// Controller_FIR
module Controller_FIR (
	input	[7:0] 	VPPG,             
	input 		  	Find_Setting,     
	input 		  	CLK,              
	input 		  	rst_n,            
	output 	[6:0] 	DC_Comp,          
	output 	[3:0] 	pga_Gain,         
	output 		  	LED_IR,           
	output 		  	LED_RED,          
	output  [19:0] 	Out_RED_Filtered, 
	output  [19:0] 	Out_IR_Filtered,  
	output  [3:0] 	LED_Drive         
);
	wire [7:0] IR_ADC_Value, RED_ADC_Value;
	wire 	   CLK_Filter;
	reg        CLK_Filter_q;    
	wire       Filter_En;       
	always @(posedge CLK or negedge rst_n) begin
		if (!rst_n) CLK_Filter_q <= 1'b0;
		else        CLK_Filter_q <= CLK_Filter;
	end
	assign Filter_En = CLK_Filter & ~CLK_Filter_q;
    Controller ct(  .Vppg(VPPG), 
                    .Find_Setting(Find_Setting), 
                    .CLK(CLK), 
                    .rst_n(rst_n), 
                    .DC_Comp(DC_Comp), 
                    .PGA_Gain(pga_Gain), 
                    .CLK_Filter(CLK_Filter), 
                    .LED_IR(LED_IR), 
                    .LED_RED(LED_RED),
  ...
export LEC_CHECK = 0
export CAP_MARGIN = 40
export CORE_MARGIN = 2
export CORE_UTILIZATION = 72
export CTS_CLUSTER_DIAMETER = 280
export CTS_CLUSTER_SIZE = 21
export PLACE_DENSITY_LB_ADDON = 0.01
export SETUP_SLACK_MARGIN = -0.52
export SLEW_MARGIN = 20
create_clock -name core_clock -period 5.18 [get_ports {CLK}]
run.sh (not shown) runs the stock make flow with config.mk's settings and CLKGATE_MAP_FILE=.
The first run ran to the end with violations: negative setup slack.
Then changed:
- ABC_AREA: not set -> 1
- CAP_MARGIN: 40 -> 20
- CTS_CLUSTER_DIAMETER: 280 -> not set
- CTS_CLUSTER_SIZE: 21 -> 98
- PLACE_DENSITY_LB_ADDON: 0.01 -> not set
- SETUP_SLACK_MARGIN: -0.52 -> not set
- TNS_END_PERCENT: not set -> 10
- clock period: 5.18 -> 4.44 ns (I/O delays scaled with it)
What happened:
- The changed run completed and failed the layout checks on negative setup slack
- clock skew hardly moves
- sequential share of layout area came out lower by 2.1 points
- maximum frequency came out higher by a little under a tenth
- non-clock buffer count came out higher by 42
- global-route usage came out higher by 3.0 points
- flip-flop count is unchanged
- via count came out higher by about a fifth
- final area came out higher by a few percent
- die area came out higher by a few percent
- critical path depth came out higher by 2
Then changed:
- CTS_CLUSTER_SIZE: 98 -> not set
- PLACE_DENSITY: not set -> 0.65
- SLEW_MARGIN: 20 -> 5
- TNS_END_PERCENT: 10 -> not set
- clock period: 4.44 -> 4.5 ns (I/O delays scaled with it)
Outcome: The new run finished but fails on negative setup slack; cell area rises slightly; clock-buffer cell count climbs by 5; critical path depth does not change; synthesized area is unchanged; final cell count stays the same; sequential share of layout area falls by 0.11 points; worst setup slack gets better by 0.10 ns.

========
Starting RTL as in the previous note.
// Controller_FIR
module Controller_FIR (
	input	[7:0] 	VPPG,             
	input 		  	Find_Setting,     
	input 		  	CLK,              
	input 		  	rst_n,            
	output 	[6:0] 	DC_Comp,          
	output 	[3:0] 	pga_Gain,         
	output 		  	LED_IR,           
	output 		  	LED_RED,          
	output  [19:0] 	Out_RED_Filtered, 
	output  [19:0] 	Out_IR_Filtered,  
	output  [3:0] 	LED_Drive         
);
	wire [7:0] IR_ADC_Value, RED_ADC_Value;
	wire 	   CLK_Filter;
	reg        CLK_Filter_q;    
	wire       Filter_En;       
	always @(posedge CLK or negedge rst_n) begin
		if (!rst_n) CLK_Filter_q <= 1'b0;
		else        CLK_Filter_q <= CLK_Filter;
	end
	assign Filter_En = CLK_Filter & ~CLK_Filter_q;
    Controller ct(  .Vppg(VPPG), 
                    .Find_Setting(Find_Setting), 
                    .CLK(CLK), 
                    .rst_n(rst_n), 
                    .DC_Comp(DC_Comp), 
                    .PGA_Gain(pga_Gain), 
                    .CLK_Filter(CLK_Filter), 
  ...
==> flow/config.mk <==
export PLATFORM = sky130hd
export DESIGN_NAME = Controller_FIR
export DESIGN_NICKNAME = Controller_FIR
export VERILOG_FILES = /design/flow/design.v
export SDC_FILE = /design/flow/constraint.sdc
export NUM_CORES = 4
export LEC_CHECK = 0
export CAP_MARGIN = 20
export CELL_PAD_IN_SITES_DETAIL_PLACEMENT = 1
export CELL_PAD_IN_SITES_GLOBAL_PLACEMENT = 0
export CORE_MARGIN = 7
export CORE_UTILIZATION = 43
export PLACE_DENSITY_LB_ADDON = 0.04
export SETUP_SLACK_MARGIN = 1.49
export SLEW_MARGIN = 35
==> flow/constraint.sdc <==
create_clock -name core_clock -period 11.2 [get_ports {CLK}]
set_input_delay 2.2400 -clock core_clock [delete_from_list [all_inputs] [get_ports {CLK}]]
set_output_delay 2.2400 -clock core_clock [all_outputs]
set_load 0.01 [all_outputs]
Edit:
Settings changed: CELL_PAD_IN_SITES_DETAIL_PLACEMENT 1 to unset, CELL_PAD_IN_SITES_GLOBAL_PLACEMENT 0 to unset, CORE_MARGIN 7 to 2, CORE_UTILIZATION 43 to 70, CTS_CLUSTER_SIZE set to 38, PLACE_DENSITY_LB_ADDON 0.04 to unset, SETUP_SLACK_MARGIN 1.49 to unset, SLEW_MARGIN 35 to 20.
Clock period 11.2 ns to 5.85 ns, I/O delays scaled along.
What happened: With this change the flow produced a layout that fails on setup timing. Maximum frequency goes up by 15%. Via count goes up by 2.1%. Sequential share of layout area goes up by 0.38 points.
Edit:
Settings changed: CORE_UTILIZATION 70 to 63, CTS_CLUSTER_SIZE 38 to unset.
Clock period 5.85 ns to 4.75 ns, I/O delays scaled along.
- The changed run completed and failed the layout checks on setup timing
- global-route usage decreases by 2.8 points
- die area increases by 11%
- worst setup slack got worse by 1200 ps
- clock skew increases by 7.6 ps
- design area increases by 1.8%
- count of clock-buffer cells in the layout increases by 21
- maximum frequency decreases by 1.2%
Edit:
Settings changed: CORE_UTILIZATION 63 to 40.
Clock period 4.75 ns to 7.24 ns, I/O delays scaled along.
- The new run finished clean
- design area falls by 1.3%
- worst setup slack improved by 1900 ps
- maximum frequency decreases by 8.3%
- via count drops by about 3%
- non-clock buffer count came out lower by 172
- clock skew went up by 5.4 ps
- synthesized area does not change
Edit:
Settings changed: ABC_AREA set to 1, CORE_UTILIZATION 40 to 72.
Clock period 7.24 ns to 5.5 ns, I/O delays scaled along.
This time the run finished but fails on setup timing.
Routed wire length grows by about 8%.
Final area rises by 2.1%.
Core utilization rises by 36 points.
Cell count grows by 1.3%.
